==> flow/design.v (excerpt) <==
module sig_altmult_add
(
	input signed [15:0] dataa, datab, datac, datad,
	input 		clock, aclr,
	output reg 	[32:0] result
);
clock: 7.0 ns
lec_check: 0
abc_area: 0
cap_margin: 5
cell_pad_in_sites_detail_placement: 0
core_aspect_ratio: 1.02
core_margin: 3
core_utilization: 40
cts_cluster_size: 21
gpl_timing_driven: 1
slew_margin: 10
tns_end_percent: 45
run.sh (not shown) runs the stock make flow with config.mk's settings and CLKGATE_MAP_FILE=.
Edit:
Settings changed: ABC_AREA 0 to unset, CAP_MARGIN 5 to 20, CELL_PAD_IN_SITES_DETAIL_PLACEMENT 0 to unset, CORE_ASPECT_RATIO 1.02 to 0.95, CORE_MARGIN 3 to 2, CORE_UTILIZATION 40 to 45, CTS_CLUSTER_DIAMETER set to 231, CTS_CLUSTER_SIZE 21 to 100, GPL_ROUTABILITY_DRIVEN set to 0, GPL_TIMING_DRIVEN 1 to unset, HOLD_SLACK_MARGIN set to 0.27, SLEW_MARGIN 10 to 20, TNS_END_PERCENT 45 to 35.
After rerunning: Die area came out lower by 12%; hold slack improved by 22 ps; design area came out lower by 0.54%.

* * *

Setup of job 2315:
sig_altmult_add again, from the RTL that the note above started with.
make LEC_CHECK=0 CAP_MARGIN=10 CELL_PAD_IN_SITES_DETAIL_PLACEMENT=2 CORE_MARGIN=5 CORE_UTILIZATION=47 CTS_CLUSTER_DIAMETER=46 GPL_ROUTABILITY_DRIVEN=1 GPL_TIMING_DRIVEN=0 MAX_ROUTING_LAYER=met4 MIN_ROUTING_LAYER=met2 PLACE_DENSITY_LB_ADDON=0.1 SETUP_SLACK_MARGIN=0.72 SLEW_MARGIN=20 finish   # period 5.24 ns
Job 2315 did not finish: a tool error stopped it during 4_1_cts.
Relative to job 2315, the following input files were edited for job 438:
Settings: SETUP_SLACK_MARGIN changed from 0.72 to -0.52; CTS_CLUSTER_SIZE newly set to 100; PLACE_DENSITY_LB_ADDON changed from 0.1 to 0.3; CTS_CLUSTER_DIAMETER changed from 46 to 266; MIN_ROUTING_LAYER changed from met2 to met1; CORE_MARGIN changed from 5 to 2; CORE_ASPECT_RATIO newly set to 0.5; CORE_UTILIZATION changed from 47 to 34; ABC_AREA newly set to 1; TNS_END_PERCENT newly set to 10; GPL_ROUTABILITY_DRIVEN changed from 1 to 0; MAX_ROUTING_LAYER changed from met4 to met5; GPL_TIMING_DRIVEN removed (was 0); CELL_PAD_IN_SITES_GLOBAL_PLACEMENT newly set to 3; CELL_PAD_IN_SITES_DETAIL_PLACEMENT changed from 2 to 0.
## What came out
Among job 2315 and job 438, the run that stopped before the end is job 2315, and it is the only one. Taking job 2315 as 1.0, job 438 lands at 1.10 on chip area in the Yosys report. From job 2315 to job 438 the numbers moved as follows: fraction of the core area occupied by cells at floorplan shrank by 13 points, post-synthesis share of cell area spent on and-or and or-and gates dropped 4.0 points.

* * *

Starting RTL as in the previous note.
make LEC_CHECK=0 CAP_MARGIN=10 CELL_PAD_IN_SITES_DETAIL_PLACEMENT=0 CORE_MARGIN=2 CORE_UTILIZATION=72 CTS_CLUSTER_DIAMETER=79 CTS_CLUSTER_SIZE=46 GPL_ROUTABILITY_DRIVEN=1 HOLD_SLACK_MARGIN=0.29 MAX_ROUTING_LAYER=met5 MIN_ROUTING_LAYER=met1 PLACE_DENSITY=0.82 SETUP_SLACK_MARGIN=1.91 SLEW_MARGIN=20 finish   # period 7.35 ns
The first run finished with timing, DRC and antenna clean.
Rerun with:
==> flow/config.mk (replaced) <==
export PLATFORM = sky130hd
export DESIGN_NAME = sig_altmult_add
export DESIGN_NICKNAME = sig_altmult_add
export VERILOG_FILES = /design/flow/design.v
export SDC_FILE = /design/flow/constraint.sdc
export NUM_CORES = 4
export LEC_CHECK = 0
export CAP_MARGIN = 20
export CORE_MARGIN = 2
export CORE_UTILIZATION = 72
export PLACE_DENSITY_LB_ADDON = 0.01
export SLEW_MARGIN = 20
==> flow/constraint.sdc (replaced) <==
create_clock -name core_clock -period 5.92 [get_ports {clock}]
set_input_delay 1.1840 -clock core_clock [delete_from_list [all_inputs] [get_ports {clock}]]
set_output_delay 1.1840 -clock core_clock [all_outputs]
set_load 0.01 [all_outputs]
What happened:
- This time the run finished but failed the layout checks on negative setup slack
- setup slack got worse by 1400 ps
- design area came out lower slightly
- synthesized area stays the same
- global-route usage falls by 0.57 points
- via count came out lower by a few percent
- core utilization came out lower by 1.1 points
- count of clock-buffer cells in the layout rose by 1
- sequential cell count is unchanged
- register-to-register slack got worse by 1400 ps
- worst hold slack barely changes
Rerun with:
--- a/flow/config.mk
+++ b/flow/config.mk
@@ -6,7 +6,9 @@
 export NUM_CORES = 4
 export LEC_CHECK = 0
+export ABC_AREA = 1
 export CAP_MARGIN = 20
 export CORE_MARGIN = 2
 export CORE_UTILIZATION = 72
+export CTS_CLUSTER_DIAMETER = 213
 export PLACE_DENSITY_LB_ADDON = 0.01
 export SLEW_MARGIN = 20
==> flow/constraint.sdc (replaced) <==
create_clock -name core_clock -period 5.14 [get_ports {clock}]
set_input_delay 1.0280 -clock core_clock [delete_from_list [all_inputs] [get_ports {clock}]]
set_output_delay 1.0280 -clock core_clock [all_outputs]
set_load 0.01 [all_outputs]
The changed run died in 5_1_grt.
Synthesized area rose by 10%.
Die area rose by 10%.
Synthesized cell count rose by 39%.
Rerun with:
--- a/flow/config.mk
+++ b/flow/config.mk
@@ -6,9 +6,9 @@
 export NUM_CORES = 4
 export LEC_CHECK = 0
-export ABC_AREA = 1
 export CAP_MARGIN = 20
 export CORE_MARGIN = 2
 export CORE_UTILIZATION = 72
-export CTS_CLUSTER_DIAMETER = 213
+export CTS_CLUSTER_DIAMETER = 198
+export CTS_CLUSTER_SIZE = 47
 export PLACE_DENSITY_LB_ADDON = 0.01
 export SLEW_MARGIN = 20
==> flow/constraint.sdc (replaced) <==
create_clock -name core_clock -period 5.85 [get_ports {clock}]
set_input_delay 1.1700 -clock core_clock [delete_from_list [all_inputs] [get_ports {clock}]]
set_output_delay 1.1700 -clock core_clock [all_outputs]
set_load 0.01 [all_outputs]
Effect:
- Now the flow completed, yet does not pass: antenna violations, negative setup slack
- area after synthesis falls by 9.3%
- die area falls by about 9%
- synthesized cell count falls by about 28%
Rerun with:
--- a/flow/config.mk
+++ b/flow/config.mk
@@ -9,6 +9,7 @@
 export CORE_MARGIN = 2
 export CORE_UTILIZATION = 72
-export CTS_CLUSTER_DIAMETER = 198
-export CTS_CLUSTER_SIZE = 47
+export CTS_CLUSTER_SIZE = 57
+export MAX_ROUTING_LAYER = met4
 export PLACE_DENSITY_LB_ADDON = 0.01
 export SLEW_MARGIN = 20
+export TNS_END_PERCENT = 40
==> flow/constraint.sdc (replaced) <==
create_clock -name core_clock -period 5.48 [get_ports {clock}]
set_input_delay 1.0960 -clock core_clock [delete_from_list [all_inputs] [get_ports {clock}]]
set_output_delay 1.0960 -clock core_clock [all_outputs]
set_load 0.01 [all_outputs]
After rerunning: The changed run reached the layout checks and failed them: negative setup slack; routed wire length grows by about a fifth; fmax falls slightly; setup slack is worse by 480 ps; first-iteration DRC count came out higher by well over a third; final area rose by a few percent; clock-buffer cell count grows by 1.
